==> flow/design.v <==
module axi_s_to_fifos #(
    parameter integer FIFO_DEPTH = 32,
    parameter integer C_DATA_WIDTH = 32
)(
    input  logic                     clk,
    input  logic                     nrst,
    input  logic [31:0]  awaddr,
    input  logic [3:0]               awprot,
    input  logic                     awvalid,
    output logic                     awready,
    input  logic [C_DATA_WIDTH-1:0]  wdata,
    input  logic [C_DATA_WIDTH/8-1:0] wstrb,
    input  logic                     wvalid,
    output logic                     wready,
    output logic [1:0]               bresp,
    output logic                     bvalid,
    input  logic                     bready,
    input  logic [31:0]  araddr,
    input  logic [3:0]               arprot,
    input  logic                     arvalid,
    output logic                     arready,
    output logic [C_DATA_WIDTH-1:0]  rdata,
    output logic [1:0]               rresp,
    output logic                     rvalid,
    input  logic                     rready,
    input logic [C_DATA_WIDTH-1:0]  fifo_wdata,
    output logic                    fifo_full,
    output logic                    fifo_almost_full,
    input logic                     fifo_wena,
    output logic [C_DATA_WIDTH-1:0] fifo_rdata,
    output logic                    fifo_empty,
    output logic                    fifo_almost_empty,
    input logic                     fifo_rena
);
    localparam ADDR_STATUS  = 0;
    localparam ADDR_WRITE   = 1;
    localparam ADDR_READ    = 2;
    localparam BYTES        = C_DATA_WIDTH/8;
    localparam ADDR_LSB     = $clog2(BYTES); 
    logic [C_DATA_WIDTH-1:0]    reg_write   [0:FIFO_DEPTH-1];
    logic [C_DATA_WIDTH-1:0]    reg_read    [0:FIFO_DEPTH-1];
    logic [31:0]                araddr_reg;
    logic [31:0]                awaddr_reg;
    logic [C_DATA_WIDTH-1:0]    wdata_reg;
    logic full2;
    logic almost_full2;
    logic empty2;
    logic almost_empty2;
    logic full1;
    logic almost_full1;
    logic empty1;
    logic almost_empty1;
    logic wrote_axi;
    logic rd_pop;
    logic push_fifo1;
    logic pop_fifo1;
    logic push_fifo2;
    logic pop_fifo2;
    localparam int INDEX_W = $clog2(FIFO_DEPTH);
    logic [INDEX_W-1:0] write_index_axi, read_index_axi;
    logic [INDEX_W-1:0] write_index_fifo, read_index_fifo;
    logic [INDEX_W:0]   size_fifo1, size_fifo2;
    typedef enum logic {
        IDLE_READ,
        READ_DATA
    } state_read;
    state_read state_r;
    always_ff @(posedge clk or negedge nrst) begin
        if (!nrst) begin
            arready             <= 0;
            araddr_reg          <= 0;
            rdata               <= 0;
            rresp               <= 0;
            rvalid              <= 0;
            state_r             <= IDLE_READ;
            read_index_axi      <= 0;
            rd_pop              <= 0;
        end else begin
            case (state_r)
                IDLE_READ: begin
                    arready     <= 1;
                    if (arvalid && arready) begin
                        araddr_reg  <= araddr;
                        state_r     <= READ_DATA;
                        arready <= 0;
                    end
                end
                READ_DATA: begin
                    if (!rvalid) begin
                        rvalid  <= 1;
                        rresp   <= 0;
                        rd_pop  <= (araddr_reg[31:ADDR_LSB] == ADDR_READ) && !empty1;
                        if (araddr_reg[31:ADDR_LSB] == ADDR_STATUS) begin
                            rdata   <= {28'b0,
                                        full2,
                                        almost_full2,
                                        empty1,
                                        almost_empty1};
                        end else if (araddr_reg[31:ADDR_LSB] == ADDR_READ && !empty1) begin
                            rdata   <= reg_read[read_index_axi];
                        end else begin
                            rdata   <= 0;
                        end
                    end else if (rready) begin
                        if (rd_pop) begin
                            read_index_axi <= read_index_axi + 1;
                            if (read_index_axi == FIFO_DEPTH - 1) begin
                                read_index_axi <= 0;
                            end
                        end
                        rvalid  <= 0;
                        state_r <= IDLE_READ;
                    end
                end
                default: begin
                    state_r <= IDLE_READ;
                end
            endcase
        end
    end
    always_ff @(posedge clk or negedge nrst) begin
        if (!nrst) begin
            for (int i = 0; i < FIFO_DEPTH; i++) begin
                reg_read[i]     <= '0;
            end
            write_index_fifo    <= 0;
        end else begin
            if (fifo_wena && !full1) begin
                reg_read[write_index_fifo] <= fifo_wdata;
                write_index_fifo <= write_index_fifo + 1;
                if (write_index_fifo == FIFO_DEPTH - 1) begin
                    write_index_fifo <= 0;
                end
            end
        end
    end
    always_comb begin
        push_fifo1 = (fifo_wena && !full1);
        pop_fifo1 = rd_pop && (state_r == READ_DATA) && (rready && rvalid);
    end
    always_ff @(posedge clk or negedge nrst) begin
        if (!nrst) begin
            size_fifo1 <= FIFO_DEPTH;
        end else begin
            size_fifo1 <= size_fifo1 + pop_fifo1 - push_fifo1;
        end
    end
    typedef enum logic [1:0] {
        IDLE_WRITE,
        HAVE_AW,
        HAVE_W,
        RESP
    } state_write;
    state_write state_w;
    always_ff @(posedge clk or negedge nrst) begin
        if (!nrst) begin
            awready         <= 0;
            wready          <= 0;
            bvalid          <= 0;
            bresp           <= 0;
            awaddr_reg      <= 0;
            wdata_reg       <= 0;
            wrote_axi       <= 0;
            write_index_axi <= 0;
            state_w         <= IDLE_WRITE;
            for (int i = 0; i < FIFO_DEPTH; i++) begin
                reg_write[i] <= '0;
            end
        end else begin
            case (state_w)
                IDLE_WRITE: begin
                    awready <= 1;
                    wready  <= 1;
                    wrote_axi   <= 0;
                    if ((wvalid && wready) && (awvalid && awready)) begin
                        wdata_reg   <= wdata;
                        awaddr_reg  <= awaddr;
                        wready      <= 0;
                        awready     <= 0;
                        state_w     <= RESP;
                    end else if (awvalid && awready) begin
                        awaddr_reg  <= awaddr;
                        awready     <= 0;
                        state_w     <= HAVE_AW;
                    end else if (wvalid && wready) begin
                        wdata_reg   <= wdata;
                        wready      <= 0;
                        state_w     <= HAVE_W;
                    end
                end
                HAVE_AW: begin
                    wready  <= 1;
                    if (wvalid && wready) begin
                        wdata_reg   <= wdata;
                        wready      <= 0;
                        state_w     <= RESP;
                    end
                end
                HAVE_W: begin
                    awready <= 1;
                    if (awvalid && awready) begin
                        awaddr_reg  <= awaddr;
                        awready     <= 0;
                        state_w     <= RESP;
                    end
                end
                RESP: begin
                    if (awaddr_reg[31:ADDR_LSB] == ADDR_WRITE && !wrote_axi && !full2) begin
                        reg_write[write_index_axi] <= wdata_reg;
                        write_index_axi <= write_index_axi + 1;
                        if (write_index_axi == FIFO_DEPTH - 1) begin
                            write_index_axi <= 0;
                        end
                        wrote_axi <= 1;
                    end
                    bvalid  <= 1;
                    bresp   <= 0;
                    if (bready && bvalid) begin
                        bvalid  <= 0;
                        state_w <= IDLE_WRITE;
                    end
                end
                default: begin
                    state_w <= IDLE_WRITE;
                end
            endcase
        end
    end
    always_ff @(posedge clk or negedge nrst) begin
        if (!nrst) begin
            read_index_fifo <= 0;
        end else begin
            if (fifo_rena && !empty2) begin
                read_index_fifo <= read_index_fifo + 1;
                if (read_index_fifo == FIFO_DEPTH - 1) begin
                    read_index_fifo <= 0;
                end
            end
        end
    end
    always_comb begin
        pop_fifo2 = (fifo_rena && !empty2);
        push_fifo2 = (awaddr_reg[31:ADDR_LSB] == ADDR_WRITE && !wrote_axi && !full2) && (state_w == RESP);
    end
    always_ff @(posedge clk or negedge nrst) begin
        if (!nrst) begin
            size_fifo2 <= FIFO_DEPTH;
        end else begin
            size_fifo2 <= size_fifo2 + pop_fifo2 - push_fifo2;
        end
    end
    always_comb fifo_rdata = reg_write[read_index_fifo];
    always_comb begin
        empty2        = size_fifo2 == FIFO_DEPTH;
        almost_empty2 = size_fifo2 == (FIFO_DEPTH - 1);
        full2         = size_fifo2 == 0;
        almost_full2  = size_fifo2 == 1;
        empty1         = size_fifo1 == FIFO_DEPTH;
        almost_empty1  = size_fifo1 == (FIFO_DEPTH - 1);
        full1          = size_fifo1 == 0;
        almost_full1   = size_fifo1 == 1;
        fifo_full           = full1;
        fifo_almost_full    = almost_full1;
        fifo_empty          = empty2;
        fifo_almost_empty   = almost_empty2;
    end
endmodule
==> flow/run.sh <==
#!/bin/bash
# the make line also repeats each setting of config.mk as NAME=value (left out here)
make -C /OpenROAD-flow-scripts/flow DESIGN_CONFIG=/design/flow/config.mk WORK_HOME=/design/flow/orfs CLKGATE_MAP_FILE= finish
==> flow/config.mk <==
export PLATFORM = sky130hd
export DESIGN_NAME = axi_s_to_fifos
export DESIGN_NICKNAME = axi_s_to_fifos
export VERILOG_FILES = /design/flow/design.v
export SDC_FILE = /design/flow/constraint.sdc
export NUM_CORES = 4
export LEC_CHECK = 0
export CAP_MARGIN = 30
export CELL_PAD_IN_SITES_GLOBAL_PLACEMENT = 0
export CORE_MARGIN = 2
export CORE_UTILIZATION = 72
export CTS_CLUSTER_DIAMETER = 31
export CTS_CLUSTER_SIZE = 50
export PLACE_DENSITY_LB_ADDON = 0.06
export SETUP_SLACK_MARGIN = 1.17
export SLEW_MARGIN = 20
export TNS_END_PERCENT = 70
==> flow/constraint.sdc <==
create_clock -name core_clock -period 4.05 [get_ports {clk}]
set_input_delay 0.8100 -clock core_clock [delete_from_list [all_inputs] [get_ports {clk}]]
set_output_delay 0.8100 -clock core_clock [all_outputs]
set_load 0.01 [all_outputs]
==> results of run 1 <==
==> repair_timing <==
item,in CTS
setup buffers,127
hold buffers,1
pin swaps,129
endpoints found under the setup margin,2050
cloned,4
endpoints found under the hold margin,27
resized,584
==> through the flow <==
step / TNS (ns) / area [um2] / utilization [%] / setup slack [ns]
CTS: -4.96 / 124000 / 91.1 / -0.296
detailed placement: 0 / 106000 / 78.3 / 0.0588
global placement: -0.156 / 106000 / 78.0 / -0.156
floorplan: 0 / 99300 / - / 1.06
==> reports/results.tsv, run 1 <==
stage	metric	value	unit
outcome	outcome	stopped before the end	
outcome	Stop stage	global routing (5_1_grt)	
clocking	H-tree depth	5	
synth	cell area after synthesis	0.0988	mm2
synth	mux frac, synth	27.4	%
synth	register area share after synthesis	56.1	%
synth	top cells, area	dfrtp_1 (56%), mux2_2 (25%), a22oi_1 (2.8%)	
synth	syn avg cell area	13.5	um2
synth	leading cell types by count after synthesis	dfrtp_1 (2213), mux2_2 (2200), clkbuf_1 (416), a22oi_1 (372), nand2_1 (200)	
synth	Post-synth EDFFs	0	
placed_design	DP HPWL	224	mm
floorplan	FP Core Util	72.8	%
floorplan	core outline area	0.136	mm2
synth	Synth area leader	dfrtp_1	
placed_design	Inst Count DP	9150	
synth	Post-synth ARST share	100	%
synth	Simple Share, Synth	3.98	%
synth	ys cells	7317	
synth	Yosys cell types	88	
synth	yosys xor share	0.0798	%
floorplan	Site Rows	135	
synth	Top logic family	multiplexers	
floorplan	Die Ht	374	um
floorplan	Die X-Extent	374	um
clocking	clk root buf	clkbuf_16	
clocking	CTS Sinks	2216	
synth	Post-synth regs	2216	
placed_design	count of input and output buffers	205	
placed_design	routability cong.	0.961	
synth	ao+oa area frac	8.76	%
synth	Ys Warns	3	
clocking	cts bufs inserted	412	
clocking	clk buf depth	4	
synth	Mapped Cells	7317	
synth	Yosys chip area	0.0988	mm2
synth	Synth top cell by count	dfrtp_1	
synth	most used flip-flop cell	dfrtp_1	
synth	Synth top area share	56.0	%
synth	adder share	0.623	%
floorplan	I/O pins	226	
floorplan	chip area	0.140	mm2
==> run 2: changes to the inputs <==
- CAP_MARGIN: 30 -> 20
- CELL_PAD_IN_SITES_GLOBAL_PLACEMENT: 0 -> default
- CORE_UTILIZATION: 72 -> 62
- CTS_CLUSTER_DIAMETER: 31 -> default
- CTS_CLUSTER_SIZE: 50 -> default
- PLACE_DENSITY: default -> 0.41
- PLACE_DENSITY_LB_ADDON: 0.06 -> default
- SETUP_SLACK_MARGIN: 1.17 -> default
- TNS_END_PERCENT: 70 -> default
- clock period: 4.05 -> 3.46 ns (I/O delays scaled with it)
==> run 2 against run 1 <==
Net effect: now fails the layout checks on negative setup slack; die area up 16%; synthesized cell count unchanged; synthesized area unchanged.
==> reports/results.tsv, run 2 <==
stage	metric	value	unit	change
sta	Rel. slew slack	22.5	%	
power_and_ir_drop	Pint	52.5	mW	
synth	Top logic family	multiplexers		
setup_path	critical path class	reg2out		
sta	min Tclk post-route	4.13	ns	
synth	Ys Warns	3		unchanged
cells_and_area	area delta synth->final	19.8	%	
power_and_ir_drop	Pwr top	registers		
synth	adder share	0.623	%	unchanged
floorplan	Die X-Extent	403	um	+7.7%
power_and_ir_drop	switching power	21.4	mW	
sta	Final Slew Violations	0		
synth	ys cells	7317		unchanged
sta	final setup violation count	32		
synth	most used flip-flop cell	dfrtp_1		
synth	Post-synth EDFFs	0		unchanged
setup_path	most frequent CP cell	buf_6		
run	max capacitance violation total	0		
setup_path	reg2reg setup slack	0.04	ns	
setup_path	CP top delay family	simple AND/OR/NAND/NOR gates		
setup_path	CP endpoint	fifo_rdata[13]		
setup_path	Critical Path, Cell by Cell	buf_6 > buf_12 > and4b_2 > buf_6 > a22oi_1 > nand2_1 > or4_1 > o32a_1 > buf_2		
grt	pin count of the biggest net entering global routing	119		
setup_path	Crit. Startpoint	read_index_fifo[2]$_DFFE_PN0P_		
synth	Synth area leader	dfrtp_1		
placed_design	count of input and output buffers	205		unchanged
grt	initial antenna violation count	14		
floorplan	Die Ht	403	um	+7.7%
detailed_routing	# DRC	0		
sta	final hold vios	0		
sta	Worst-Margin Slew	1.16	ns	
synth	top cells, area	dfrtp_1 (56%), mux2_2 (25%), a22oi_1 (2.8%)		
run	stage-log warning count	83		
placed_design	DP HPWL	239	mm	+6.8%
synth	syn avg cell area	13.5	um2	unchanged
detailed_routing	DRT iter0 DRCs	9406		
power_and_ir_drop	clock power share	32.4	%	
synth	Simple Share, Synth	3.98	%	unchanged
power_and_ir_drop	combinational power share	22.5	%	
sta	worst clock skew	0.0309	ns	
setup_path	Worst R2R End	rdata[19]$_DFFE_PN0P_		
synth	Yosys chip area	0.0988	mm2	unchanged
floorplan	chip area	0.163	mm2	+16%
placed_design	pre-CTS WS	-0.582	ns	-0.641 ns
clocking	clk buf depth	3		-1
power_and_ir_drop	total combinational power	16.6	mW	
synth	Post-synth ARST share	100	%	unchanged
power_and_ir_drop	Max VDD drop	0.684	mV	
synth	yosys xor share	0.0798	%	unchanged
sta	fmax	0.242	GHz	
power_and_ir_drop	Sw Share	28.9	%	
setup_path	reg2reg start	read_index_axi[0]$_DFFE_PN0P_		
clocking	Worst-Skew Late Latency	0.87	ns	
grt	vias in the first global route	72900		
synth	Synth top cell by count	dfrtp_1		
setup_path	Reg2Reg Depth	9		
grt	All-Layer GR Usage	46.0	%	
cells_and_area	nets@finish	8128		
floorplan	I/O pins	226		unchanged
synth	Post-synth regs	2216		unchanged
sta	final worst path period share	119	%	
power_and_ir_drop	P_seq	33.3	mW	
setup_path	CP Capture Type	output port		
clocking	CTS Sinks	2216		unchanged
clocking	clk root buf	clkbuf_16		
setup_path	Critical Path Max Stage Delay	0.48	ns	
setup_path	CP max FO	16		
setup_path	Buffers & Inverters on Critical Path	4		
detailed_routing	final wirelength	375	mm	
grt	GR Overflow Total	0		
cells_and_area	final instance area	0.118	mm2	
detailed_routing	Post-DRT Antenna Nets	0		
synth	leading cell types by count after synthesis	dfrtp_1 (2213), mux2_2 (2200), clkbuf_1 (416), a22oi_1 (372), nand2_1 (200)		
setup_path	CP Depth	9		
detailed_routing	First-pass DRT Iterations	10		
floorplan	Site Rows	146		+8.1%
detailed_routing	drt wl/cell	36.8	um	
floorplan	FP Core Util	62.4	%	-10 points
synth	register area share after synthesis	56.1	%	unchanged
clocking	Clk pin slew, worst setup/hold paths	0.07	ns	
synth	Mapped Cells	7317		unchanged
placed_design	dpl cell area	0.109	mm2	+2.6%
power_and_ir_drop	static leakage	56.6	nW	
outcome	SO Faults	negative setup slack		
synth	ao+oa area frac	8.76	%	unchanged
setup_path	Worst Setup Start Kind	register		
hold_path	Hold Path Class	in2async		
synth	Yosys cell types	88		unchanged
detailed_routing	vias post-DR	72400		
grt	first-pass GRT wire length	532	mm	
synth	cell area after synthesis	0.0988	mm2	unchanged
placed_design	routability cong.	0.939		-2.3%
power_and_ir_drop	Seq pwr share	45.1	%	
outcome	outcome	finished with violations		
clocking	CTS tree	yes		
synth	Synth top area share	56.0	%	unchanged
detailed_routing	Via density	7.11		
floorplan	core outline area	0.158	mm2	+17%
synth	mux frac, synth	27.4	%	unchanged
setup_path	CP required	2.77	ns	
power_and_ir_drop	Clk. pwr	23.9	mW	
clocking	H-tree depth	4		-1
clocking	cts bufs inserted	222		-46%
setup_path	slowest CP cell	dfrtp_4		
sta	worst setup margin	-0.669	ns	
power_and_ir_drop	power per cell area	624	mW/mm2	
sta	RSZ-0062 raised after global routing	true		
setup_path	worst endpoint data arrival time	3.44	ns	
## run 2: what timing repair did
item | 4_1_cts | 5_1_grt
hold endpoints to repair | 68 | 0
gates cloned | 2 | 0
gates resized | 402 | 76
setup buffers | 46 | 27
pin swaps | 116 | 69
hold buffers | 1 | 0
endpoints found under the setup margin | 32 | 33
## run 2: per-stage QoR
step / std cells / TNS [ns] / utilization (%) / hold WS, ns / total power, mW
after global routing: 10200 / -19.83 / 74.7 / 0.429 / 76.1
after detailed placement: 9714 / -8.90 / 68.9 / 0.474 / 48.9
after global placement: 9711 / -8.48 / 68.9 / 0.464 / 48.1
after CTS: 10200 / -17.58 / 74.4 / 0.405 / 73.3
after floorplan: 7320 / 0 / - / 0.396 / 41.1
final: 10200 / -17.63 / 74.7 / 0.433 / 73.9
## run 2: final cells by class
type,count,area (um2)
tap,2072,2590
clock buffer,348,6730
inverter,52,206
fill,10500,40000
antenna,7,17.5
clock inverter,55,483
multi-input combinational,4369,42100
sequential,2216,55500
timing repair buffer,1070,10700
## run 2: per-layer routing
metal / vias to the layer above / track usage, % / wire [um]
met2: 4627 / 70.6 / 170000
met4: 14 / 36.5 / 36100
li1: 28500 / - / -
met1: 37600 / 56.9 / 133000
met3: 1607 / 10.0 / 36000
met5: - / 0 / 92
==> run 3: changes to the inputs <==
- CORE_UTILIZATION: 62 -> 69
- CTS_CLUSTER_DIAMETER: default -> 213
- PLACE_DENSITY: 0.41 -> default
- clock period: 3.46 -> 5.04 ns (I/O delays scaled with it)
==> run 3 against run 2 <==
Net effect: the layout still fails its checks (negative setup slack); hold slack worse by 0.27 ns; sequential power down 31%; sequential share of layout area up 2.6 points; worst setup slack better by 0.50 ns; via count down 1.1%; utilization up 4.3 points; register-to-register slack better by 0.80 ns; count of clock-buffer cells in the layout down 18; synthesized area unchanged; flip-flop count unchanged.
==> reports/results.tsv, run 3 <==
stage	metric	value	unit	change
grt	All-Layer GR Usage	49.4	%	+3.4 points
cells_and_area	non-filler cells, final	9502		-6.7%
synth	leading cell types by count after synthesis	dfrtp_1 (2213), mux2_2 (2200), clkbuf_1 (416), a22oi_1 (372), nand2_1 (200)		
cells_and_area	nets@finish	7618		-6.3%
sta	worst clock skew	0.0269	ns	-0.00399 ns
sta	fmax	0.192	GHz	
power_and_ir_drop	power per cell area	444	mW/mm2	-29%
power_and_ir_drop	Clk. pwr	16.9	mW	-29%
setup_path	Buffers & Inverters on Critical Path	2		-2
detailed_routing	DRT iter0 DRCs	9642		+2.5%
sta	final setup violation count	8		-75%
setup_path	Critical Path Max Stage Delay	0.70	ns	+0.22 ns
synth	top cells, area	dfrtp_1 (56%), mux2_2 (25%), a22oi_1 (2.8%)		
clocking	H-tree depth	4		unchanged
synth	Top logic family	multiplexers		
synth	Post-synth EDFFs	0		unchanged
synth	Simple Share, Synth	3.98	%	unchanged
grt	gr busiest metal	met2		
synth	Mapped Cells	7317		unchanged
setup_path	CP endpoint	fifo_rdata[31]		
synth	ys cells	7317		unchanged
power_and_ir_drop	Pint	35.3	mW	-33%
power_and_ir_drop	switching power	14.5	mW	-32%
sta	final hold vios	0		unchanged
clocking	clk root buf	clkbuf_16		
run	max capacitance violation total	0		unchanged
sta	final hold slack	0.162	ns	-0.272 ns
clocking	cts bufs inserted	218		-1.8%
hold_path	Hold Path Class	in2async		
setup_path	Worst R2R End	rdata[25]$_DFFE_PN0P_		
cells_and_area	FILL cells	8583		-18%
setup_path	reg2reg start	read_index_axi[3]$_DFFE_PN0P_		
outcome	outcome	finished with violations		
power_and_ir_drop	static leakage	53.6	nW	-5.3%
detailed_routing	Via density	7.54		+6.1%
floorplan	I/O pins	226		unchanged
synth	most used flip-flop cell	dfrtp_1		
detailed_routing	vias post-DR	71600		-1.1%
synth	Yosys chip area	0.0988	mm2	unchanged
setup_path	CP max FO	53		+37
power_and_ir_drop	Max VDD drop	0.435	mV	-36%
clocking	cts hold-fix bufs	0		-1
floorplan	Die Ht	382	um	-5.2%
synth	cell area after synthesis	0.0988	mm2	unchanged
placed_design	DP HPWL	219	mm	-8.6%
setup_path	worst endpoint data arrival time	4.21	ns	+0.77 ns
sta	Worst-Margin Slew	1.26	ns	+0.100 ns
synth	register area share after synthesis	56.1	%	unchanged
setup_path	reg2reg setup slack	0.84	ns	+0.80 ns
power_and_ir_drop	Seq pwr share	46.0	%	+0.9 points
synth	Post-synth regs	2216		unchanged
floorplan	Site Rows	138		-5.5%
synth	syn avg cell area	13.5	um2	unchanged
sta	Final Slew Violations	0		unchanged
sta	min Tclk post-route	5.21	ns	
setup_path	Crit. Startpoint	read_index_fifo[3]$_DFFE_PN0P_		
floorplan	FP Core Util	69.6	%	+7.2 points
grt	GR Overflow Total	0		unchanged
setup_path	CP Depth	6		-3
synth	Synth top area share	56.0	%	unchanged
setup_path	slowest CP cell	nand2b_1		
setup_path	CP Capture Type	output port		
grt	met1 usage	59.7	%	+2.8 points
clocking	clk buf depth	3		unchanged
synth	ao+oa area frac	8.76	%	unchanged
detailed_routing	First-pass DRT Iterations	7		-3
synth	mux frac, synth	27.4	%	unchanged
clocking	Clk pin slew, worst setup/hold paths	0.06	ns	about the same
power_and_ir_drop	Pwr top	registers		
power_and_ir_drop	total combinational power	9.97	mW	-40%
placed_design	Inst Count DP	9067		-6.7%
outcome	SO Faults	negative setup slack		
power_and_ir_drop	Sw Share	29.1	%	+0.14 points
grt	first-pass GRT wire length	514	mm	-3.3%
clocking	CTS Sinks	2216		unchanged
detailed_routing	drt wl/cell	38.1	um	+3.5%
grt	met2 global-route usage	72.8	%	+2.2 points
floorplan	core outline area	0.142	mm2	-10%
sta	worst setup margin	-0.174	ns	+0.495 ns
detailed_routing	Post-DRT Antenna Nets	0		unchanged
detailed_routing	final wirelength	362	mm	-3.4%
setup_path	Reg2Reg Depth	10		+1
synth	Post-synth ARST share	100	%	unchanged
synth	Yosys cell types	88		unchanged
synth	yosys xor share	0.0798	%	unchanged
floorplan	chip area	0.146	mm2	-10%
grt	initial antenna violation count	23		+9
synth	Synth area leader	dfrtp_1		
grt	pin count of the biggest net entering global routing	160		+34%
placed_design	routability cong.	0.935		-0.43%
floorplan	Die X-Extent	382	um	-5.2%
grt	vias in the first global route	72100		-1.1%
setup_path	CP top delay family	AND-OR/OR-AND gates		
clocking	CTS tree	yes		
detailed_routing	# DRC	0		unchanged
sta	final worst path period share	103	%	-16 points
setup_path	CP required	4.03	ns	+1.26 ns
synth	Ys Warns	3		unchanged
sta	Rel. slew slack	15.1	%	-7.3 points
sta	Setup TNS	-0.392	ns	+17.24 ns
sta	RSZ-0062 raised after global routing	true		
synth	Synth top cell by count	dfrtp_1		
placed_design	count of input and output buffers	205		unchanged
power_and_ir_drop	clock power share	33.9	%	+1.5 points
setup_path	Worst Setup Start Kind	register		
synth	adder share	0.623	%	unchanged
power_and_ir_drop	combinational power share	20.0	%	-2.5 points
clocking	Worst-Skew Late Latency	0.85	ns	-0.02 ns
cells_and_area	area delta synth->final	13.4	%	
setup_path	Critical Path, Cell by Cell	buf_12 > nand2b_1 > o22ai_1 > a211oi_2 > a31oi_1 > clkdlybuf4s50_1		
grt	met3 track demand over resource	14.0	%	+4.0 points
power_and_ir_drop	total power	49.8	mW	-33%
setup_path	critical path class	reg2out		
run	stage-log warning count	88		+6.0%
power_and_ir_drop	P_seq	22.9	mW	-31%
-- run 3: repair_timing --
| item | 4_1_cts | 5_1_grt |
|---|---|---|
| setup buffers | 8 | 15 |
| cloned | 1 | 0 |
| endpoints found under the hold margin | 0 | 0 |
| gates resized | 28 | 30 |
| setup endpoints to repair | 30 | 28 |
| pin swaps | 3 | 5 |
-- run 3: layout make-up --
| class | count | area (um2) | share of cell area, % |
|---|---|---|---|
| Clock buffer | 330 | 6610 | 5.90 |
| Timing Repair Buffer | 564 | 5300 | 4.73 |
| Tap cell | 1890 | 2360 | 2.11 |
| Inverter | 52 | 199 | 0.177 |
| Antenna cell | 7 | 17.5 | 0.0156 |
| Sequential cell | 2216 | 55500 | 49.5 |
| Clock inverter | 74 | 808 | 0.721 |
| Multi-Input combinational cell | 4369 | 41300 | 36.8 |
-- run 3: through the flow --
step	setup slack, ns	area [um2]	util, %
after global routing	-0.0258	112000	79.0
after floorplan	1.65	98800	-
after global placement	0.529	104000	73.4
final	-0.174	112000	79.0
after detailed placement	0.535	104000	73.5
after CTS	0.00202	112000	78.8
-- run 3: per-layer routing --
metal	part of all wire (%)	wire, um
met2	44	158000
met3	12	41900
met5	0.048	174
met4	11	39800
met1	34	122000
==> run 4: changes to the inputs <==
- CORE_UTILIZATION: 69 -> 72
- CTS_CLUSTER_DIAMETER: 213 -> default
- PLACE_DENSITY: default -> 0.65
- clock period: 5.04 -> 4.08 ns (I/O delays scaled with it)
==> run 4 against run 3 <==
Net effect: the layout still fails its checks (negative setup slack); non-clock buffer count up 180; wire length up 1.2%; total power up 25%; count of clock-buffer cells in the layout down 3; final cell count up 0.73%; critical endpoint is now fifo_rdata[24]; first-iteration DRC count up 15%.
==> reports/results.tsv, run 4 <==
stage	metric	value	unit	change
setup_path	CP Capture Type	output port		
grt	vias in the first global route	74400		+3.2%
power_and_ir_drop	Pint	43.9	mW	+24%
synth	mux frac, synth	27.4	%	unchanged
synth	Post-synth regs	2216		unchanged
setup_path	Reg2Reg Depth	10		unchanged
synth	Synth area leader	dfrtp_1		
synth	most used flip-flop cell	dfrtp_1		
setup_path	Critical Path, Cell by Cell	buf_6 > ha_4 > clkinv_4 > nor2_4 > ha_4 > buf_12 > buf_4 > buf_12 > a222oi_1 > o211ai_1 > nor4_2 > a21oi_4 > buf_2		
run	max capacitance violation total	0		unchanged
placed_design	dpl cell area	0.105	mm2	+0.99%
synth	syn avg cell area	13.5	um2	unchanged
synth	Simple Share, Synth	3.98	%	unchanged
setup_path	CP top delay family	AND-OR/OR-AND gates		
clocking	CTS tree	yes		
grt	first-pass GRT wire length	523	mm	+1.7%
setup_path	slowest CP cell	a222oi_1		
floorplan	FP Core Util	72.8	%	+3.1 points
synth	leading cell types by count after synthesis	dfrtp_1 (2213), mux2_2 (2200), clkbuf_1 (416), a22oi_1 (372), nand2_1 (200)		
power_and_ir_drop	P_seq	28.3	mW	+24%
synth	Top logic family	multiplexers		
setup_path	worst endpoint data arrival time	3.73	ns	-0.48 ns
sta	min Tclk post-route	4.55	ns	
synth	Synth top area share	56.0	%	unchanged
setup_path	Critical Path Max Stage Delay	0.49	ns	-0.21 ns
sta	final hold slack	0.483	ns	+0.321 ns
synth	Synth top cell by count	dfrtp_1		
setup_path	reg2reg start	read_index_axi[0]$_DFFE_PN0P_		
placed_design	pre-CTS WS	-0.161	ns	-0.696 ns
synth	Yosys chip area	0.0988	mm2	unchanged
synth	Post-synth ARST share	100	%	unchanged
detailed_routing	Post-DRT Antenna Nets	0		unchanged
sta	worst clock skew	0.0261	ns	-0.000825 ns
run	stage-log warning count	86		-2.3%
outcome	outcome	finished with violations		
sta	Setup TNS	-8.64	ns	-8.25 ns
hold_path	WHS Endpoint	rd_pop$_DFFE_PN0P_		
sta	RSZ-0062 raised after global routing	true		
clocking	clk buf depth	3		unchanged
power_and_ir_drop	Pwr top	registers		
grt	GR Overflow Total	0		unchanged
setup_path	CP max FO	4		-92%
setup_path	CP required	3.26	ns	-0.77 ns
sta	Worst-Margin Slew	1.23	ns	-0.0307 ns
synth	ys cells	7317		unchanged
power_and_ir_drop	Clk. pwr	20.5	mW	+21%
hold_path	HP Start	rd_pop$_DFFE_PN0P_		
floorplan	chip area	0.140	mm2	-4.1%
synth	yosys xor share	0.0798	%	unchanged
sta	final hold vios	0		unchanged
power_and_ir_drop	static leakage	54.8	nW	+2.2%
clocking	clk root buf	clkbuf_16		
power_and_ir_drop	power per cell area	542	mW/mm2	+22%
power_and_ir_drop	clock power share	33.0	%	-0.9 points
setup_path	Worst Setup Start Kind	register		
power_and_ir_drop	switching power	18.3	mW	+26%
power_and_ir_drop	Sw Share	29.4	%	+0.32 points
synth	Mapped Cells	7317		unchanged
clocking	Worst-Skew Late Latency	0.86	ns	about the same
setup_path	reg2reg setup slack	0.29	ns	-0.55 ns
sta	worst setup margin	-0.470	ns	-0.296 ns
sta	Rel. slew slack	17.5	%	+2.3 points
setup_path	Buffers & Inverters on Critical Path	6		+4
detailed_routing	drt wl/cell	38.3	um	+0.44%
cells_and_area	final instance area	0.115	mm2	+2.4%
placed_design	routability cong.	0.958		+2.4%
hold_path	worst hold path stage count	2		
sta	fmax	0.220	GHz	
power_and_ir_drop	Seq pwr share	45.5	%	-0.5 points
clocking	Clk pin slew, worst setup/hold paths	0.07	ns	about the same
cells_and_area	FILL cells	6935		-19%
clocking	CTS Sinks	2216		unchanged
detailed_routing	Via density	7.66		+1.6%
detailed_routing	First-pass DRT Iterations	9		+2
synth	top cells, area	dfrtp_1 (56%), mux2_2 (25%), a22oi_1 (2.8%)		
floorplan	core outline area	0.136	mm2	-4.3%
grt	initial antenna violation count	23		unchanged
hold_path	Hold Path Class	reg2reg		
synth	Yosys cell types	88		unchanged
synth	Post-synth EDFFs	0		unchanged
sta	Final Slew Violations	0		unchanged
power_and_ir_drop	total combinational power	13.4	mW	+34%
placed_design	count of input and output buffers	205		unchanged
synth	Ys Warns	3		unchanged
power_and_ir_drop	Max VDD drop	0.479	mV	+10%
detailed_routing	vias post-DR	73300		+2.3%
clocking	cts bufs inserted	215		-1.4%
floorplan	Die X-Extent	374	um	-2.1%
synth	register area share after synthesis	56.1	%	unchanged
synth	ao+oa area frac	8.76	%	unchanged
sta	final setup violation count	32		+24
outcome	SO Faults	negative setup slack		
grt	All-Layer GR Usage	52.2	%	+2.8 points
detailed_routing	# DRC	0		unchanged
sta	final worst path period share	112	%	+8.1 points
detailed_routing	final wirelength	366	mm	+1.2%
setup_path	CP Depth	13		+7
floorplan	I/O pins	226		unchanged
setup_path	Worst R2R End	rdata[13]$_DFFE_PN0P_		
floorplan	Die Ht	374	um	-2.1%
floorplan	Site Rows	135		-2.2%
setup_path	CP endpoint	fifo_rdata[24]		
cells_and_area	nets@finish	7795		+2.3%
synth	adder share	0.623	%	unchanged
grt	pin count of the biggest net entering global routing	140		-13%
placed_design	DP HPWL	219	mm	+0.38%
cells_and_area	area delta synth->final	16.1	%	
power_and_ir_drop	combinational power share	21.5	%	+1.5 points
clocking	H-tree depth	4		unchanged
setup_path	critical path class	reg2out		
power_and_ir_drop	total power	62.2	mW	+25%
detailed_routing	DRT iter0 DRCs	11100		+15%
setup_path	Crit. Startpoint	read_index_fifo[0]$_DFFE_PN0P_		
synth	cell area after synthesis	0.0988	mm2	unchanged
## run 4: layout make-up
| cell class | count | area [um2] | share of cell area (%) |
|---|---|---|---|
| Sequential cell | 2216 | 55500 | 48.4 |
| Multi-Input combinational cell | 4369 | 42200 | 36.8 |
| Timing Repair Buffer | 744 | 7360 | 6.42 |
| Clock buffer | 327 | 6580 | 5.73 |
| Tap cell | 1781 | 2230 | 1.94 |
| Clock inverter | 67 | 673 | 0.587 |
| Inverter | 52 | 203 | 0.177 |
| Antenna cell | 15 | 37.5 | 0.0327 |
## run 4: metal layers
metal / part of all wire (%) / routed length (um) / global-route usage [%] / vias up
li1: - / - / - / 27800
met1: 33 / 119000 / 61.6 / 37100
met2: 43 / 158000 / 76.1 / 6017
met3: 13 / 46000 / 16.7 / 2323
met4: 12 / 43600 / 48.5 / 8
met5: 0.025 / 93 / 0 / -
## run 4: timing repair
| item | 4_1_cts | 5_1_grt |
|---|---|---|
| gates resized | 391 | 73 |
| pin swaps | 114 | 70 |
| hold buffers | 1 | 0 |
| setup buffers | 67 | 25 |
| gates cloned | 6 | 0 |
| setup endpoints to repair | 32 | 32 |
| hold endpoints to repair | 49 | 0 |
## run 4: per-stage QoR
step           utilization [%]  std cells
2_1_floorplan                -       7320
3_3_place_gp              77.5       9076
3_5_place_dp              77.5       9076
4_1_cts                   84.2       9535
5_1_grt                   84.5       9561
6_report                  84.5       9571
==> run 5: changes to the inputs <==
- ABC_AREA: default -> 1
- CTS_CLUSTER_DIAMETER: default -> 393
- CTS_CLUSTER_SIZE: default -> 10
- PLACE_DENSITY: 0.65 -> default
- SETUP_SLACK_MARGIN: default -> 0.15
- TNS_END_PERCENT: default -> 20
- clock period: 4.08 -> 4.03 ns (I/O delays scaled with it)
==> run 5 against run 4 <==
Net effect: sequential power grew 9.5%; worst setup slack better by 0.38 ns; synthesized cell count grew 76%; the layout still fails its checks (negative setup slack); flip-flop count stayed put; synthesized area up 2.8%; final cell count increased by 54%.
==> reports/results.tsv, run 5 <==
stage	metric	value	unit	change
sta	fmax	0.243	GHz	
sta	final hold slack	0.468	ns	-0.0147 ns
clocking	clk root buf	clkbuf_16		
outcome	outcome	finished with violations		
synth	Post-synth ARST share	100	%	unchanged
clocking	clk buf depth	3		unchanged
sta	Rel. slew slack	10.6	%	-6.8 points
synth	mux frac, synth	0	%	-27 points
run	max capacitance violation total	0		unchanged
clocking	H-tree depth	4		unchanged
clocking	CTS Sinks	2216		unchanged
hold_path	HP Start	reg_write[27][2]$_DFFE_PN0P_		
power_and_ir_drop	switching power	25.0	mW	+37%
synth	adder share	0.606	%	-0.017 points
setup_path	CP Capture Type	output port		
sta	worst clock skew	0.0354	ns	+0.00939 ns
setup_path	Critical Path Max Stage Delay	0.39	ns	-0.10 ns
synth	Simple Share, Synth	27.9	%	+24 points
power_and_ir_drop	power per cell area	592	mW/mm2	+9.2%
setup_path	worst endpoint data arrival time	3.32	ns	-0.41 ns
setup_path	Worst R2R End	rdata[31]$_DFFE_PN0P_		
grt	pin count of the biggest net entering global routing	117		-16%
power_and_ir_drop	Seq pwr share	45.4	%	about the same
power_and_ir_drop	clock power share	28.4	%	-4.6 points
setup_path	CP max FO	9		+5
synth	Post-synth EDFFs	0		unchanged
setup_path	Buffers & Inverters on Critical Path	6		unchanged
power_and_ir_drop	Sw Share	36.5	%	+7.1 points
setup_path	slowest CP cell	dfrtp_1		
setup_path	Reg2Reg Depth	14		+4
floorplan	Site Rows	137		+1.5%
power_and_ir_drop	total combinational power	17.9	mW	+34%
setup_path	reg2reg setup slack	0.34	ns	+0.05 ns
clocking	Clk pin slew, worst setup/hold paths	0.06	ns	about the same
power_and_ir_drop	combinational power share	26.2	%	+4.7 points
run	stage-log warning count	86		unchanged
grt	first-pass GRT wire length	547	mm	+4.5%
synth	Synth area leader	dfrtp_1		
floorplan	FP Core Util	72.7	%	about the same
synth	Ys Warns	3		unchanged
setup_path	CP Depth	16		+3
outcome	SO Faults	negative setup slack		
synth	Yosys cell types	45		-49%
setup_path	CP top delay family	simple AND/OR/NAND/NOR gates		
power_and_ir_drop	P_seq	31.0	mW	+9.5%
cells_and_area	nets@finish	13000		+67%
detailed_routing	First-pass DRT Iterations	12		+3
cells_and_area	Core Util, Final	82.7	%	-1.8 points
placed_design	dpl cell area	0.106	mm2	+0.88%
sta	final setup violation count	17		-47%
detailed_routing	drt wl/cell	24.4	um	-36%
power_and_ir_drop	Max VDD drop	0.549	mV	+15%
synth	Yosys chip area	0.102	mm2	+2.8%
synth	cell area after synthesis	0.102	mm2	+2.8%
synth	syn avg cell area	7.87	um2	-42%
floorplan	I/O pins	226		unchanged
clocking	Worst-Skew Late Latency	0.87	ns	about the same
setup_path	CP endpoint	fifo_rdata[31]		
placed_design	DP HPWL	206	mm	-6.1%
detailed_routing	Via density	6.48		-15%
sta	RSZ-0062 raised after global routing	true		
power_and_ir_drop	Pwr top	registers		
synth	top cells, area	dfrtp_1 (55%), nand2_1 (18%), nand3_1 (6.4%)		
synth	Mapped Cells	12900		+76%
detailed_routing	# DRC	0		unchanged
sta	final hold vios	0		unchanged
power_and_ir_drop	Clk. pwr	19.4	mW	-5%
placed_design	routability cong.	0.959		about the same
synth	Post-synth regs	2216		unchanged
floorplan	core outline area	0.140	mm2	+2.9%
grt	initial antenna violation count	8		-65%
placed_design	count of input and output buffers	205		unchanged
detailed_routing	final wirelength	361	mm	-1.6%
grt	GR Overflow Total	0		unchanged
cells_and_area	FILL cells	8739		+26%
setup_path	Critical Path, Cell by Cell	inv_2 > ha_4 > inv_4 > nor3_4 > buf_12 > buf_12 > buf_16 > nand3_1 > o21ai_0 > nor2_2 > nand2_2 > nor2_4 > nand2_2 > nand2_1 > nand2_1 > buf_2		
detailed_routing	vias post-DR	95700		+31%
sta	Final Slew Violations	0		unchanged
sta	min Tclk post-route	4.12	ns	
sta	Setup TNS	-0.571	ns	+8.07 ns
grt	All-Layer GR Usage	49.7	%	-2.5 points
clocking	cts bufs inserted	239		+11%
sta	worst setup margin	-0.0937	ns	+0.377 ns
synth	register area share after synthesis	54.6	%	-1.5 points
hold_path	WHS Endpoint	reg_write[27][2]$_DFFE_PN0P_		
cells_and_area	area delta synth->final	13.7	%	
synth	most used flip-flop cell	dfrtp_1		
synth	Top logic family	simple AND/OR/NAND/NOR gates		
floorplan	Die X-Extent	380	um	+1.4%
power_and_ir_drop	static leakage	57.9	nW	+5.8%
placed_design	pre-CTS WS	0.0946	ns	+0.256 ns
grt	vias in the first global route	92600		+24%
floorplan	chip area	0.144	mm2	+2.7%
synth	ys cells	12900		+76%
synth	ao+oa area frac	9.03	%	+0.26 points
cells_and_area	final instance area	0.115	mm2	+0.62%
detailed_routing	Post-DRT Antenna Nets	0		unchanged
synth	Synth top cell by count	nand2_1		
floorplan	Die Ht	380	um	+1.4%
setup_path	Crit. Startpoint	read_index_fifo[0]$_DFFE_PN0P_		
hold_path	Hold Path Class	reg2reg		
sta	final worst path period share	102	%	-9.2 points
setup_path	critical path class	reg2out		
synth	Synth top area share	54.5	%	-1.5 points
setup_path	CP required	3.22	ns	-0.04 ns
synth	leading cell types by count after synthesis	nand2_1 (4859), dfrtp_1 (2213), nand3_1 (1302), o21ai_0 (1225), inv_1 (1003)		
power_and_ir_drop	Pint	43.3	mW	-1.3%
sta	Worst-Margin Slew	1.34	ns	+0.108 ns
clocking	CTS tree	yes		
setup_path	reg2reg start	read_index_axi[4]$_DFFE_PN0P_		
hold_path	worst hold path stage count	2		unchanged
detailed_routing	DRT iter0 DRCs	14700		+32%
synth	yosys xor share	0.0690	%	-0.011 points
setup_path	Worst Setup Start Kind	register		
==> run 5: per-stage QoR <==
step / power [mW] / instances
floorplan: 39.2 / 12900
global placement: 45.7 / 14400
detailed placement: 46.6 / 14400
CTS: 66.9 / 14700
global route: 70.6 / 14800
finish: 68.3 / 14800
==> run 5: layout make-up <==
class | count | area (um2) | share of cell area, %
multi-input combinational | 8699 | 40100 | 34.7
timing repair buffer | 659 | 7290 | 6.31
tap | 1876 | 2350 | 2.03
clock inverter | 14 | 274 | 0.237
antenna | 6 | 15.0 | 0.0130
inverter | 1022 | 3850 | 3.33
clock buffer | 278 | 6170 | 5.34
sequential | 2216 | 55500 | 48.0
==> run 5: layer usage <==
| metal | vias to the layer above | part of all wire [%] | GRT usage, % |
|---|---|---|---|
| met5 | - | 0.017 | 0 |
| met4 | 8 | 11 | 43.1 |
| met3 | 2202 | 13 | 13.1 |
| met2 | 7414 | 43 | 73.8 |
| met1 | 45300 | 33 | 60.6 |
| li1 | 40700 | - | - |
==> run 5: repair_timing <==
item,in CTS,in global routing
gates resized,398,246
buffers inserted,39,12
hold endpoints to repair,1,0
pin swaps,102,134
hold buffers,1,0
gates cloned,21,7
endpoints found under the setup margin,32,32
==> run 6: changes to the inputs <==
- CAP_MARGIN: 20 -> 10
- CORE_ASPECT_RATIO: default -> 1.51
- CORE_UTILIZATION: 72 -> 40
- CTS_CLUSTER_DIAMETER: 393 -> default
- CTS_CLUSTER_SIZE: 10 -> default
- MIN_ROUTING_LAYER: default -> met2
- SETUP_SLACK_MARGIN: 0.15 -> 0.05
- TNS_END_PERCENT: 20 -> default
- clock period: 4.03 -> 8.03 ns (I/O delays scaled with it)
==> run 6 against run 5 <==
Net effect: now clean on timing, DRC and antenna; global-route usage decreased by 7.6 points; hold slack improved by 0.0011 ns; register-to-register slack improved by 2.8 ns; design area decreased by 1.4%; clock skew increased by 0.10 ns; wire length increased by 3.7%; synthesized cell count unchanged; non-clock buffer count decreased by 246; critical path depth decreased by 4; critical endpoint is now fifo_rdata[14]; largest cell class unchanged; largest power group unchanged; highest routed layer unchanged.
==> reports/results.tsv, run 6 <==
stage	metric	value	unit	change
setup_path	most frequent CP cell	nand2_1		
clocking	clk root buf	clkbuf_16		
synth	Post-synth ARST share	100	%	unchanged
setup_path	Reg2Reg Depth	17		+3
grt	All-Layer GR Usage	42.1	%	-7.6 points
grt	initial antenna violation count	0		-8
sta	final worst path period share	89.4	%	-13 points
sta	min Tclk post-route	7.18	ns	
synth	Ys Warns	3		unchanged
setup_path	critical path class	reg2out		
grt	vias in the first global route	123000		+33%
sta	Final Slew Violations	0		unchanged
setup_path	Crit. Startpoint	read_index_fifo[4]$_DFFE_PN0P_		
hold_path	worst hold path stage count	2		unchanged
power_and_ir_drop	Pwr top	registers		
sta	worst clock skew	0.136	ns	+0.101 ns
synth	Top logic family	simple AND/OR/NAND/NOR gates		
synth	ao+oa area frac	9.03	%	unchanged
sta	final hold vios	0		unchanged
floorplan	core outline area	0.253	mm2	+81%
outcome	outcome	no timing/DRC/antenna violations		
detailed_routing	Via density	7.58		+17%
clocking	CTS tree	yes		
power_and_ir_drop	combinational power share	23.4	%	-2.8 points
floorplan	chip area	0.258	mm2	+79%
placed_design	count of input and output buffers	205		unchanged
clocking	cts bufs inserted	224		-6.3%
synth	register area share after synthesis	54.6	%	unchanged
setup_path	worst endpoint data arrival time	5.57	ns	+2.25 ns
synth	mux frac, synth	0	%	unchanged
synth	Yosys chip area	0.102	mm2	unchanged
synth	Yosys cell types	45		unchanged
setup_path	reg2reg setup slack	3.17	ns	+2.83 ns
setup_path	CP max FO	61		+52
cells_and_area	area delta synth->final	12.1	%	
synth	Synth top area share	54.5	%	unchanged
power_and_ir_drop	switching power	13.0	mW	-48%
setup_path	CP endpoint	fifo_rdata[14]		
clocking	CTS Sinks	2216		unchanged
clocking	clk buf depth	4		+1
setup_path	Worst R2R End	rdata[20]$_DFFE_PN0P_		
setup_path	Critical Path, Cell by Cell	inv_4 > buf_4 > ha_2 > nand2_1 > inv_1 > a211oi_1 > nand2_1 > nor2_1 > nand2_1 > nand2_1 > nand2_1 > clkdlybuf4s50_1		
power_and_ir_drop	power per cell area	310	mW/mm2	-48%
hold_path	WHS Endpoint	reg_write[7][4]$_DFFE_PN0P_		
power_and_ir_drop	Clk. pwr	11.6	mW	-40%
power_and_ir_drop	clock power share	32.9	%	+4.5 points
synth	leading cell types by count after synthesis	nand2_1 (4859), dfrtp_1 (2213), nand3_1 (1302), o21ai_0 (1225), inv_1 (1003)		
sta	fmax	0.139	GHz	
synth	most used flip-flop cell	dfrtp_1		
floorplan	Die X-Extent	414	um	+9.1%
detailed_routing	DRT iter0 DRCs	31900		+120%
clocking	number of gates resized after cts	0		-100%
hold_path	Hold Path Class	reg2reg		
setup_path	CP required	6.42	ns	+3.20 ns
placed_design	dpl cell area	0.106	mm2	-0.29%
power_and_ir_drop	Pint	22.4	mW	-48%
clocking	post-CTS setup buffers	0		-100%
sta	Setup TNS	0	ns	+0.571 ns
synth	Mapped Cells	12900		unchanged
synth	Post-synth EDFFs	0		unchanged
power_and_ir_drop	Max VDD drop	0.362	mV	-34%
synth	Post-synth regs	2216		unchanged
detailed_routing	final wirelength	374	mm	+3.7%
run	max capacitance violation total	0		unchanged
floorplan	Site Rows	227		+66%
power_and_ir_drop	Sw Share	36.7	%	+0.20 points
cells_and_area	final instance area	0.114	mm2	-1.4%
sta	Worst-Margin Slew	1.28	ns	-0.0580 ns
hold_path	HP Start	reg_write[7][4]$_DFFE_PN0P_		
detailed_routing	drt wl/cell	23.2	um	-4.8%
setup_path	Buffers & Inverters on Critical Path	4		-2
power_and_ir_drop	total combinational power	8.27	mW	-54%
power_and_ir_drop	Seq pwr share	43.7	%	-1.7 points
grt	pin count of the biggest net entering global routing	170		+45%
synth	Simple Share, Synth	27.9	%	unchanged
setup_path	CP Depth	12		-4
cells_and_area	nets@finish	12800		-2.0%
setup_path	CP top delay family	buffers and inverters		
clocking	cts hold-fix bufs	0		-1
setup_path	Critical Path Max Stage Delay	1.08	ns	+0.69 ns
placed_design	DP HPWL	211	mm	+2.6%
synth	syn avg cell area	7.87	um2	unchanged
synth	yosys xor share	0.0690	%	unchanged
placed_design	routability cong.	0.908		-5.3%
synth	adder share	0.606	%	unchanged
synth	top cells, area	dfrtp_1 (55%), nand2_1 (18%), nand3_1 (6.4%)		
setup_path	CP Capture Type	output port		
sta	Rel. slew slack	14.3	%	+3.7 points
setup_path	reg2reg start	read_index_axi[0]$_DFFE_PN0P_		
grt	first-pass GRT wire length	551	mm	+0.69%
sta	RSZ-0062 raised after global routing	false		
setup_path	Worst Setup Start Kind	register		
sta	final setup violation count	0		-17
synth	Synth area leader	dfrtp_1		
synth	Synth top cell by count	nand2_1		
run	stage-log warning count	115		+34%
synth	cell area after synthesis	0.102	mm2	unchanged
setup_path	slowest CP cell	ha_2		
floorplan	Die Ht	623	um	+64%
detailed_routing	# DRC	0		unchanged
detailed_routing	First-pass DRT Iterations	14		+2
clocking	Worst-Skew Late Latency	0.97	ns	+0.10 ns
clocking	H-tree depth	4		unchanged
floorplan	I/O pins	226		unchanged
synth	ys cells	12900		unchanged
grt	GR Overflow Total	0		unchanged
power_and_ir_drop	static leakage	56.4	nW	-2.6%
power_and_ir_drop	P_seq	15.4	mW	-50%
clocking	Clk pin slew, worst setup/hold paths	0.07	ns	about the same
detailed_routing	vias post-DR	122000		+28%
detailed_routing	Post-DRT Antenna Nets	0		unchanged
floorplan	FP Core Util	40.2	%	-33 points
[run 6: stage by stage]
stage / utilization, % / hold WS, ns / setup WS, ns / power (mW) / std cells
final: 45.0 / 0.469 / 0.855 / 35.3 / 16100
after global routing: 45.0 / 0.484 / 0.867 / 36.6 / 16100
after CTS: 45.0 / 0.473 / 1.27 / 34.5 / 16100
after detailed placement: 41.9 / 0.458 / 2.22 / 23.2 / 15700
after global placement: 41.9 / 0.452 / 2.23 / 23.0 / 15700
after floorplan: - / 0.442 / 4.34 / 19.7 / 12900
[run 6: cell type report]
cell class	count	area [um2]
well taps	3320	4150
clock buffers	316	6530
flip-flops and latches	2216	55500
clock inverters	91	1270
diodes	19	47.5
repair buffers	413	3910
multi-input cells	8699	38600
fillers	25600	139000
inverters	1022	3840
[run 6: per-layer routing]
layer	up-vias	GRT usage (%)	routed length (um)
li1	40200	-	-
met1	43100	-	0
met2	33400	53.2	175000
met3	5102	49.0	137000
met4	143	11.0	56800
met5	-	19.9	5020
==> run 7: changes to the inputs <==
- CAP_MARGIN: 10 -> 5
- CORE_ASPECT_RATIO: 1.51 -> default
- CORE_UTILIZATION: 40 -> 72
- CTS_CLUSTER_DIAMETER: default -> 396
- MAX_ROUTING_LAYER: default -> met4
- MIN_ROUTING_LAYER: met2 -> default
- SETUP_SLACK_MARGIN: 0.05 -> 0.59
- clock period: 8.03 -> 5.22 ns (I/O delays scaled with it)
==> run 7 against run 6 <==
Net effect: total power up 49%; non-clock buffer count up 87; count of clock-buffer cells in the layout up 15; combinational power increased by about 60%; worst setup slack got worse by 0.42 ns; still clean on timing, DRC and antenna; clock power up 39%; clock skew shrank 0.11 ns; global-route usage grew 7.0 points; largest power group unchanged; highest routed layer is now met4; critical path type unchanged; design area shrank 0.35%; final cell count decreased by 8.5%; first-iteration DRC count down 55%; critical path depth is 1 higher.
==> reports/results.tsv, run 7 <==
stage	metric	value	unit	change
sta	final setup violation count	0		unchanged
power_and_ir_drop	clock power share	30.6	%	-2.3 points
synth	most used flip-flop cell	dfrtp_1		
power_and_ir_drop	switching power	19.0	mW	+46%
sta	Rel. slew slack	12.7	%	-1.7 points
sta	Setup TNS	0	ns	unchanged
grt	vias in the first global route	90000		-27%
floorplan	Die Ht	380	um	-39%
setup_path	Reg2Reg Depth	12		-5
synth	cell area after synthesis	0.102	mm2	unchanged
cells_and_area	Register Area	0.0555	mm2	about the same
sta	fmax	0.209	GHz	
floorplan	I/O pins	226		unchanged
placed_design	count of input and output buffers	205		unchanged
setup_path	Worst R2R End	reg_write[10][14]$_DFFE_PN0P_		
synth	mux frac, synth	0	%	unchanged
cells_and_area	FILL cells	9107		-64%
synth	Synth area leader	dfrtp_1		
floorplan	FP Core Util	72.7	%	+33 points
power_and_ir_drop	Pwr top	registers		
synth	syn avg cell area	7.87	um2	unchanged
cells_and_area	Core Util, Final	81.2	%	+36 points
power_and_ir_drop	total power	52.8	mW	+49%
synth	Yosys chip area	0.102	mm2	unchanged
sta	final hold vios	0		unchanged
detailed_routing	DRT iter0 DRCs	14200		-55%
clocking	H-tree depth	4		unchanged
setup_path	worst endpoint data arrival time	3.74	ns	-1.83 ns
outcome	outcome	no timing/DRC/antenna violations		
clocking	CTS Sinks	2216		unchanged
synth	Synth top cell by count	nand2_1		
clocking	cts bufs inserted	216		-3.6%
power_and_ir_drop	combinational power share	25.1	%	+1.7 points
setup_path	Crit. Startpoint	read_index_fifo[1]$_DFFE_PN0P_		
synth	Post-synth EDFFs	0		unchanged
setup_path	CP max FO	16		-74%
synth	yosys xor share	0.0690	%	unchanged
placed_design	DP HPWL	195	mm	-7.5%
synth	Synth top area share	54.5	%	unchanged
sta	worst clock skew	0.0228	ns	-0.113 ns
run	stage-log warning count	107		-7.0%
setup_path	critical path class	reg2out		
sta	min Tclk post-route	4.78	ns	
power_and_ir_drop	power per cell area	465	mW/mm2	+50%
grt	All-Layer GR Usage	49.1	%	+7.0 points
clocking	Clk pin slew, worst setup/hold paths	0.06	ns	about the same
clocking	clk root buf	clkbuf_16		
setup_path	reg2reg setup slack	1.16	ns	-2.01 ns
clocking	clk buf depth	3		-1
synth	Ys Warns	3		unchanged
sta	final worst path period share	91.6	%	+2.2 points
clocking	CTS tree	yes		
placed_design	pre-CTS WS	0.570	ns	-1.65 ns
grt	GR Overflow Total	0		unchanged
synth	Simple Share, Synth	27.9	%	unchanged
setup_path	Buffers & Inverters on Critical Path	4		unchanged
setup_path	CP top delay family	buffers and inverters		
detailed_routing	vias post-DR	93200		-24%
grt	initial antenna violation count	7		+7
clocking	Worst-Skew Late Latency	0.86	ns	-0.11 ns
detailed_routing	# DRC	0		unchanged
sta	Final Slew Violations	0		unchanged
synth	Yosys cell types	45		unchanged
detailed_routing	Post-DRT Antenna Nets	0		unchanged
setup_path	CP Capture Type	output port		
placed_design	routability cong.	0.957		+5.4%
setup_path	CP required	4.18	ns	-2.24 ns
grt	first-pass GRT wire length	525	mm	-4.7%
synth	register area share after synthesis	54.6	%	unchanged
floorplan	Die X-Extent	380	um	-8.3%
setup_path	Critical Path, Cell by Cell	buf_4 > ha_2 > nand4_1 > buf_4 > buf_12 > nor2_1 > a211oi_2 > nand2_1 > nor2_4 > nand3_1 > nand2_1 > nand2_1 > clkdlybuf4s50_1		
synth	ao+oa area frac	9.03	%	unchanged
floorplan	core outline area	0.140	mm2	-45%
sta	Worst-Margin Slew	1.31	ns	+0.0233 ns
synth	Mapped Cells	12900		unchanged
setup_path	CP endpoint	fifo_rdata[7]		
power_and_ir_drop	Max VDD drop	0.761	mV	+110%
synth	Post-synth ARST share	100	%	unchanged
setup_path	Critical Path Max Stage Delay	0.50	ns	-0.58 ns
synth	Top logic family	simple AND/OR/NAND/NOR gates		
synth	ys cells	12900		unchanged
power_and_ir_drop	Pint	33.8	mW	+51%
run	max capacitance violation total	0		unchanged
synth	Post-synth regs	2216		unchanged
cells_and_area	area delta synth->final	11.7	%	
power_and_ir_drop	P_seq	23.4	mW	+52%
hold_path	Hold Path Class	in2async		
setup_path	CP Depth	13		+1
floorplan	Site Rows	137		-40%
detailed_routing	Via density	6.32		-17%
setup_path	slowest CP cell	clkdlybuf4s50_1		
setup_path	most frequent CP cell	nand2_1		
setup_path	Worst Setup Start Kind	register		
synth	adder share	0.606	%	unchanged
setup_path	reg2reg start	size_fifo2[5]$_DFF_PN1_		
power_and_ir_drop	Sw Share	35.9	%	-0.82 points
sta	RSZ-0062 raised after global routing	true		
power_and_ir_drop	static leakage	57.3	nW	+1.5%
synth	leading cell types by count after synthesis	nand2_1 (4859), dfrtp_1 (2213), nand3_1 (1302), o21ai_0 (1225), inv_1 (1003)		
floorplan	chip area	0.144	mm2	-44%
grt	pin count of the biggest net entering global routing	220		+29%
cells_and_area	Comb gate area	0.0394	mm2	+2.0%
power_and_ir_drop	total combinational power	13.2	mW	+60%
sta	worst setup margin	0.438	ns	-0.416 ns
power_and_ir_drop	Clk. pwr	16.1	mW	+39%
synth	top cells, area	dfrtp_1 (55%), nand2_1 (18%), nand3_1 (6.4%)		
detailed_routing	final wirelength	345	mm	-7.6%
power_and_ir_drop	Seq pwr share	44.3	%	+0.6 points
cells_and_area	nets@finish	12900		+0.63%
detailed_routing	drt wl/cell	23.4	um	+0.95%
detailed_routing	First-pass DRT Iterations	8		-6
## run 7: final cells by class
cell class | count | share of cell area [%]
diodes | 8 | 0.0176
repair buffers | 500 | 4.42
clock buffers | 331 | 5.66
well taps | 1876 | 2.07
clock inverters | 80 | 0.803
multi-input cells | 8700 | 34.7
inverters | 1022 | 3.40
flip-flops and latches | 2216 | 48.9
## run 7: layer usage
metal	track usage (%)	wire length, um	vias up
met4	39.5	33300	0
met2	71.7	153000	6761
met5	-	0	-
met1	58.3	116000	44200
li1	-	-	40500
met3	11.8	42400	1716
## run 7: through the flow
| stage | hold slack, ns | cell area, um2 | cells |
|---|---|---|---|
| final | 0.208 | 113000 | 14700 |
| after global routing | 0.233 | 113000 | 14700 |
| after CTS | 0.230 | 113000 | 14700 |
| after detailed placement | 0.458 | 105000 | 14300 |
| after global placement | 0.453 | 105000 | 14300 |
| after floorplan | 0.442 | 102000 | 12900 |
## run 7: repair_timing
action                                  4_1_cts  5_1_grt
hold buffers                                  0        0
resized                                     124      151
setup buffers                                16        4
endpoints found under the setup margin       32       32
hold endpoints to repair                      0        0
pin swaps                                    15       46
cloned                                        4        4
==> run 8: changes to the inputs <==
- ABC_AREA: 1 -> default
- CAP_MARGIN: 5 -> 20
- CORE_UTILIZATION: 72 -> 57
- CTS_CLUSTER_DIAMETER: 396 -> default
- MAX_ROUTING_LAYER: met4 -> default
- SETUP_SLACK_MARGIN: 0.59 -> default
- clock period: 5.22 -> 4.23 ns (I/O delays scaled with it)
==> run 8 against run 7 <==
Net effect: global-route usage down 6.2 points; largest power group unchanged; critical path depth down 1; critical endpoint is now fifo_rdata[6]; worst setup slack worse by 0.58 ns; critical path type unchanged; now fails the layout checks on negative setup slack; register-to-register slack worse by 0.63 ns; design area up 2.8%; wire length up 10%.
==> reports/results.tsv, run 8 <==
stage	metric	value	unit	change
outcome	outcome	finished with violations		
outcome	SO Faults	negative setup slack		
sta	Setup TNS	-1.08	ns	-1.08 ns
synth	Yosys chip area	0.0988	mm2	-2.7%
floorplan	core outline area	0.172	mm2	+23%
power_and_ir_drop	Clk. pwr	20.4	mW	+27%
setup_path	Critical Path Max Stage Delay	0.56	ns	+0.06 ns
clocking	clk buf depth	3		unchanged
setup_path	critical path class	reg2out		
power_and_ir_drop	switching power	17.6	mW	-7.0%
run	stage-log warning count	87		-19%
floorplan	FP Core Util	57.5	%	-15 points
synth	ys cells	7317		-43%
sta	worst clock skew	0.0312	ns	+0.00837 ns
detailed_routing	final wirelength	380	mm	+10%
sta	Worst-Margin Slew	1.26	ns	-0.0416 ns
clocking	Clk pin slew, worst setup/hold paths	0.07	ns	about the same
sta	final worst path period share	103	%	+12 points
synth	Ys Warns	3		unchanged
grt	GR Overflow Total	0		unchanged
synth	cell area after synthesis	0.0988	mm2	-2.7%
synth	Post-synth ARST share	100	%	unchanged
setup_path	worst endpoint data arrival time	3.52	ns	-0.22 ns
synth	Post-synth regs	2216		unchanged
sta	RSZ-0062 raised after global routing	true		
floorplan	Die X-Extent	420	um	+11%
cells_and_area	final instance area	0.117	mm2	+2.8%
placed_design	routability cong.	0.906		-5.4%
floorplan	I/O pins	226		unchanged
power_and_ir_drop	Max VDD drop	0.443	mV	-42%
floorplan	Site Rows	152		+11%
synth	register area share after synthesis	56.1	%	+1.5 points
placed_design	count of input and output buffers	205		unchanged
synth	Synth top cell by count	dfrtp_1		
sta	Final Slew Violations	0		unchanged
hold_path	Hold Path Class	reg2reg		
power_and_ir_drop	Sw Share	29.0	%	-6.9 points
setup_path	Worst Setup Start Kind	register		
hold_path	HP Start	rd_pop$_DFFE_PN0P_		
grt	All-Layer GR Usage	42.9	%	-6.2 points
cells_and_area	Core Util, Final	67.8	%	-13 points
synth	Synth area leader	dfrtp_1		
detailed_routing	Via density	6.94		+9.7%
sta	Rel. slew slack	15.7	%	+3.0 points
synth	mux frac, synth	27.4	%	+27 points
clocking	cts bufs inserted	227		+5.1%
synth	Top logic family	multiplexers		
power_and_ir_drop	power per cell area	521	mW/mm2	+12%
setup_path	CP required	3.38	ns	-0.80 ns
setup_path	slowest CP cell	dfrtp_4		
floorplan	chip area	0.177	mm2	+23%
sta	final hold slack	0.479	ns	+0.271 ns
synth	adder share	0.623	%	+0.017 points
setup_path	CP Capture Type	output port		
clocking	Worst-Skew Late Latency	0.90	ns	+0.04 ns
placed_design	DP HPWL	234	mm	+20%
power_and_ir_drop	combinational power share	21.6	%	-3.5 points
clocking	CTS Sinks	2216		unchanged
synth	Yosys cell types	88		+96%
hold_path	WHS Endpoint	rd_pop$_DFFE_PN0P_		
setup_path	Critical Path, Cell by Cell	buf_6 > nand2_4 > nor2_4 > ha_4 > buf_8 > buf_6 > a222oi_1 > o2111ai_1 > a211oi_2 > buf_4 > a31oi_4 > buf_6		
synth	top cells, area	dfrtp_1 (56%), mux2_2 (25%), a22oi_1 (2.8%)		
placed_design	dpl cell area	0.107	mm2	+2.0%
sta	final setup violation count	25		+25
setup_path	CP top delay family	AND-OR/OR-AND gates		
setup_path	Reg2Reg Depth	7		-5
power_and_ir_drop	P_seq	27.2	mW	+16%
setup_path	CP Depth	12		-1
detailed_routing	Post-DRT Antenna Nets	0		unchanged
power_and_ir_drop	total combinational power	13.1	mW	about the same
grt	first-pass GRT wire length	533	mm	+1.6%
clocking	H-tree depth	4		unchanged
hold_path	worst hold path stage count	2		
synth	ao+oa area frac	8.76	%	-0.26 points
sta	final hold vios	0		unchanged
cells_and_area	area delta synth->final	18.0	%	
setup_path	reg2reg start	read_index_axi[2]$_DFFE_PN0P_		
power_and_ir_drop	Pwr top	registers		
setup_path	most frequent CP cell	buf_6		
power_and_ir_drop	clock power share	33.6	%	+3.0 points
grt	initial antenna violation count	15		+8
sta	worst setup margin	-0.140	ns	-0.578 ns
clocking	clk root buf	clkbuf_16		
setup_path	CP max FO	6		-10
synth	Post-synth EDFFs	0		unchanged
grt	vias in the first global route	71200		-21%
sta	min Tclk post-route	4.37	ns	
setup_path	CP endpoint	fifo_rdata[6]		
floorplan	Die Ht	420	um	+11%
cells_and_area	nets@finish	7892		-39%
synth	syn avg cell area	13.5	um2	+72%
detailed_routing	vias post-DR	70800		-24%
synth	yosys xor share	0.0798	%	+0.011 points
synth	most used flip-flop cell	dfrtp_1		
grt	pin count of the biggest net entering global routing	114		-48%
placed_design	Inst Count DP	9678		-32%
synth	Simple Share, Synth	3.98	%	-24 points
detailed_routing	drt wl/cell	37.3	um	+59%
clocking	CTS tree	yes		
power_and_ir_drop	Pint	43.1	mW	+28%
power_and_ir_drop	static leakage	55.4	nW	-3.4%
setup_path	reg2reg setup slack	0.53	ns	-0.63 ns
detailed_routing	# DRC	0		unchanged
sta	fmax	0.229	GHz	
synth	Synth top area share	56.0	%	+1.5 points
detailed_routing	DRT iter0 DRCs	8604		-40%
setup_path	Worst R2R End	rdata[28]$_DFFE_PN0P_		
setup_path	Buffers & Inverters on Critical Path	5		+1
setup_path	Crit. Startpoint	read_index_fifo[3]$_DFFE_PN0P_		
cells_and_area	non-filler cells, final	10200		-31%
synth	Mapped Cells	7317		-43%
power_and_ir_drop	Seq pwr share	44.8	%	+0.5 points
detailed_routing	First-pass DRT Iterations	8		unchanged
run	max capacitance violation total	0		unchanged
synth	leading cell types by count after synthesis	dfrtp_1 (2213), mux2_2 (2200), clkbuf_1 (416), a22oi_1 (372), nand2_1 (200)		
-- run 8: what timing repair did --
action,CTS,global route
pin swaps,92,57
buffers inserted,69,23
endpoints found under the hold margin,22,0
gates resized,367,71
setup endpoints to repair,32,31
hold buffers,1,0
cloned,8,3
-- run 8: cell type report --
type                            instances  area, um2
Clock buffer                          366       6960
Sequential cell                      2216      55500
Multi-Input combinational cell       4369      42000
Inverter                               52        203
Tap cell                             2310       2890
Fill cell                           12700      55300
Timing Repair Buffer                  829       8420
Clock inverter                         49        596
Antenna cell                           15       37.5
-- run 8: layer usage --
layer	part of all wire, %	GRT usage (%)
met1	37	53.0
met2	46	67.2
met3	8.3	8.56
met4	8.8	31.7
met5	0.036	0
-- run 8: per-stage QoR --
stage | setup WS [ns] | power [mW]
after floorplan | 1.00 | 33.6
after global placement | 0.0957 | 38.6
after detailed placement | 0.0804 | 39.2
after CTS | -0.133 | 60.2
after global routing | -0.159 | 62.6
final | -0.140 | 60.7
Power and IR drop assume default switching activity.
